== run A ==
==> flow/design.v (excerpt) <==
module Runner2048 (board_clk, VGA_R, VGA_G, VGA_B, hsync, vsync, clk, blank_n, rst, inputnums);
input board_clk, rst; 
input [3:0] inputnums; 
output hsync, vsync, clk, blank_n;
wire ce;  
clock_converter clocks(board_clk, rst, clk, ce);  
wire [9:0] xCount; 
wire [9:0] yCount;
wire ScreenArea;
VGA_Controller VGA(board_clk, rst, ce, xCount, yCount, ScreenArea, hsync, vsync, blank_n);
output reg [7:0]VGA_R, VGA_G, VGA_B;
reg R;
reg G;
reg B;
reg Rn, Gn, Bn;  
wire game_over;
wire win;
wire game_over_text = 1'b0;  
wire win_text = 1'b0;  
reg [11:0] row0[3:0];
reg [11:0] row1[3:0];
reg [11:0] row2[3:0];
reg [11:0] row3[3:0];
assign game_over = ((row0[0] !== row0[1]) && (row0[0] !== row1[0]) && (row0[1] !== row1[1]) && (row0[1] !== row0[2]) &&(row0[2] !== row1[2]) &&
	(row0[2] !== row0[3]) && (row0[3] !== row1[3]) && (row1[0] !== row1[1]) && (row1[0] !== row2[0]) && (row1[1] !== row2[1]) && 
	(row1[1] !== row1[2]) && (row1[2] !== row1[3]) && (row1[2] !== row2[2]) && (row1[3] !== row2[3]) && (row2[0] !== row2[1]) && 
	(row2[0] !== row3[0]) && (row2[1] !== row2[2]) && (row2[1] !== row3[1]) && (row2[2] !== row3[2]) && (row2[2] !== row2[3]) && 
	(row2[3] !== row3[3]) && (row3[0] !== row3[1]) && (row3[1] !== row3[2]) && (row3[2] !== row3[3])&&(row0[0] !== 0)&&
	(row0[1] !== 0)&&(row0[2] !== 0)&&(row0[3] !== 0)&&(row1[0] !== 0)&&(row1[1] !== 0)
	&&(row1[2] !== 0)&&(row1[3] !== 0)&&(row2[0] !== 0)&&(row2[1] !== 0)&&(row2[2] !== 0)
	&&(row2[3] !== 0)&&(row3[0] !== 0)&&(row3[1] !== 0)&&(row3[2] !== 0)&&(row3[3] !== 0));
assign win = ((row0[0] == 256) || (row0[1] == 256) || (row0[2] == 256) || (row0[3] == 256) || (row1[0] == 256) || (row1[1] == 256) || (row1[2] == 256) || (row1[3] == 256) || 
(row2[0] == 256) || (row2[1] == 256) || (row2[2] == 256) || (row2[3] == 256) || (row3[0] == 256) || (row3[1] == 256) || (row3[2] == 256) || (row3[3] == 256));
wire [15:0] squares1;
  ...
Size: about 7000 cells after synthesis, about 34 I/O pins.
export LEC_CHECK = 0
export ABC_AREA = 1
export CAP_MARGIN = 20
export CORE_MARGIN = 2
export CORE_UTILIZATION = 72
export PLACE_DENSITY_LB_ADDON = 0.2
export SLEW_MARGIN = 20
export TNS_END_PERCENT = 5
create_clock -name core_clock -period 15.5 [get_ports {board_clk}]
run.sh (not shown) runs the stock make flow with config.mk's settings and CLKGATE_MAP_FILE=.
Run A: PASS, flow complete, no timing, DRC or antenna violations
### run A -> run B
Settings: changing CORE_UTILIZATION from 72 to 66; removing ABC_AREA (formerly 1); removing TNS_END_PERCENT (formerly 5); removing PLACE_DENSITY_LB_ADDON (formerly 0.2); changing the clock period (ns, I/O delays scaled along) from 15.5 to 4.44.
Notes after the runs:
[run B] flow finished | final checks: failed | reasons: setup timing
Cmp run B and run A / global-route usage / lower: run B
The xor and xnor fraction of the mapped netlist area number comes out higher for run B vs run A.
Looking at largest fanout of any net on the critical path, run B sits 9 below run A.
Delta (run B minus run A): final design area excluding fillers climbed about 13%, area growth from synthesis to layout climbed 18 points, routed length per instance climbed 26%.
Run B ends up with a multiplexer share of the synthesized area that is 9.1 points higher than in run A.
In the flow results for run B and run A, the met3 layer wire length in the routed design is smaller on run A.
Global-route met3 utilization in run B is 8.7 points lower than in run A
## Diff of input files: run C against run B
Settings: a change of the clock period (ns, I/O delays scaled along) from 4.44 to 7.55.
## What came out
Run C reached the final stage; the timing, DRC and antenna checks on its layout passed. Changes observed in run C relative to run B: number of DRC markers in iteration 0 down 2976; placer congestion estimate down 2.5%; clock-pin slew on the worst setup and hold paths flat. Run C ended up with vert3[3][8] as its last element of the critical path; run B ended up with vert3[3][3].
The inputs of run D differ from those of run C as listed below.
Settings: CORE_UTILIZATION: 66 -> 40; the clock period (ns, I/O delays scaled along): 7.55 -> 7.3.
Findings:
Summary of run D over run C: via count of the first global-routing pass went down 409; sequential share of layout area -0.57 points; overall via count from detail_route shrank by 852; average via count per standard cell dropped 11%; number of DRC markers in iteration 0 decreased 792. [run D] clock latency on the worst-skew pair rose 0.03 ns relative to run C.

* * *

== yarrow ==
Starting RTL as in the previous note.
export LEC_CHECK = 0
export ABC_AREA = 1
export CAP_MARGIN = 20
export CORE_MARGIN = 2
export CORE_UTILIZATION = 70
export CTS_CLUSTER_DIAMETER = 254
export MAX_ROUTING_LAYER = met4
export PLACE_DENSITY_LB_ADDON = 0.11
export SETUP_SLACK_MARGIN = 1.28
export SLEW_MARGIN = 20
create_clock -name core_clock -period 4.88 [get_ports {board_clk}]
yarrow did not run to completion, as it errored out during 5_1_grt.
### yarrow -> juniper
==> flow/config.mk <==
export PLATFORM = sky130hd
export DESIGN_NAME = Runner2048
export DESIGN_NICKNAME = Runner2048
export VERILOG_FILES = /design/flow/design.v
export SDC_FILE = /design/flow/constraint.sdc
export NUM_CORES = 4
export LEC_CHECK = 0
export CAP_MARGIN = 20
export CORE_MARGIN = 2
export CORE_UTILIZATION = 40
export SLEW_MARGIN = 20
==> flow/constraint.sdc <==
create_clock -name core_clock -period 8.93 [get_ports {board_clk}]
set_input_delay 1.7860 -clock core_clock [delete_from_list [all_inputs] [get_ports {board_clk}]]
set_output_delay 1.7860 -clock core_clock [all_outputs]
set_load 0.01 [all_outputs]
Results
juniper finished end to end and its layout was clean on timing, DRC and antenna. Relative to yarrow, synthesized area has gone down in juniper. yarrow → juniper: area figure in the yosys stat output decreased 3.5%, die size increased 68%.
> inputs changed (juniper -> nickel)
--- a/flow/config.mk
+++ b/flow/config.mk
@@ -9,3 +9,4 @@
 export CORE_MARGIN = 2
-export CORE_UTILIZATION = 40
+export CORE_UTILIZATION = 65
+export SETUP_SLACK_MARGIN = 1.22
 export SLEW_MARGIN = 20
==> flow/constraint.sdc <==
create_clock -name core_clock -period 4.82 [get_ports {board_clk}]
set_input_delay 0.9640 -clock core_clock [delete_from_list [all_inputs] [get_ports {board_clk}]]
set_output_delay 0.9640 -clock core_clock [all_outputs]
set_load 0.01 [all_outputs]
## What came out
Wire length on met2 delta for nickel relative to juniper: 0.83% lower. Changes observed in nickel relative to juniper: final cell count without fillers lost 54, wire length of the first global-routing pass picked up an extra about 1.8%, worst setup margin lost 2.56 ns. Delta (nickel minus juniper): maximum clock rate went up by 0.054 GHz, non-clock inverter count in the final layout was more or less identical.
--- input diff nickel..tundra ---
--- a/flow/config.mk
+++ b/flow/config.mk
@@ -9,4 +9,4 @@
 export CORE_MARGIN = 2
-export CORE_UTILIZATION = 65
-export SETUP_SLACK_MARGIN = 1.22
+export CORE_UTILIZATION = 66
+export SETUP_SLACK_MARGIN = -0.31
 export SLEW_MARGIN = 20
==> flow/constraint.sdc <==
create_clock -name core_clock -period 4.49 [get_ports {board_clk}]
set_input_delay 0.8980 -clock core_clock [delete_from_list [all_inputs] [get_ports {board_clk}]]
set_output_delay 0.8980 -clock core_clock [all_outputs]
set_load 0.01 [all_outputs]
==> results <==
- Status tundra: flow complete, layout not clean - negative setup slack
- Between nickel and tundra, the multi-input logic cell count figures differ only marginally.
- [compare] base=nickel new=tundra: clock-pin transition on the worst setup and hold timing paths stayed essentially flat; post-route cell area shows a reduction of 1700 sq um.
- Required time reported for the critical path endpoint (tundra over nickel): decrease, 0.29 ns
- The higher post-route fraction of the period consumed by the critical path came out of tundra.
- Compared with nickel, tundra shows a die height that is 2.0 um lower.
- Across both runs, global-route track usage on met2 was higher for tundra than for nickel.
Inputs modified between tundra and harbor:
--- a/flow/config.mk
+++ b/flow/config.mk
@@ -9,4 +9,4 @@
 export CORE_MARGIN = 2
-export CORE_UTILIZATION = 66
-export SETUP_SLACK_MARGIN = -0.31
+export CORE_UTILIZATION = 70
+export SETUP_SLACK_MARGIN = 1.6
 export SLEW_MARGIN = 20
==> flow/constraint.sdc <==
create_clock -name core_clock -period 6.34 [get_ports {board_clk}]
set_input_delay 1.2680 -clock core_clock [delete_from_list [all_inputs] [get_ports {board_clk}]]
set_output_delay 1.2680 -clock core_clock [all_outputs]
set_load 0.01 [all_outputs]
### Flow results
- Complete run, failing final checks: tundra, reason negative setup slack.
- harbor finished end to end and its layout was clean on timing, DRC and antenna.
- Relative to tundra, clock skew has decreased by 0.0038 ns in harbor.
- harbor vs tundra: hold slack down
- Between tundra and harbor, the total buffers and inverters traversed by the critical path is lower for harbor.
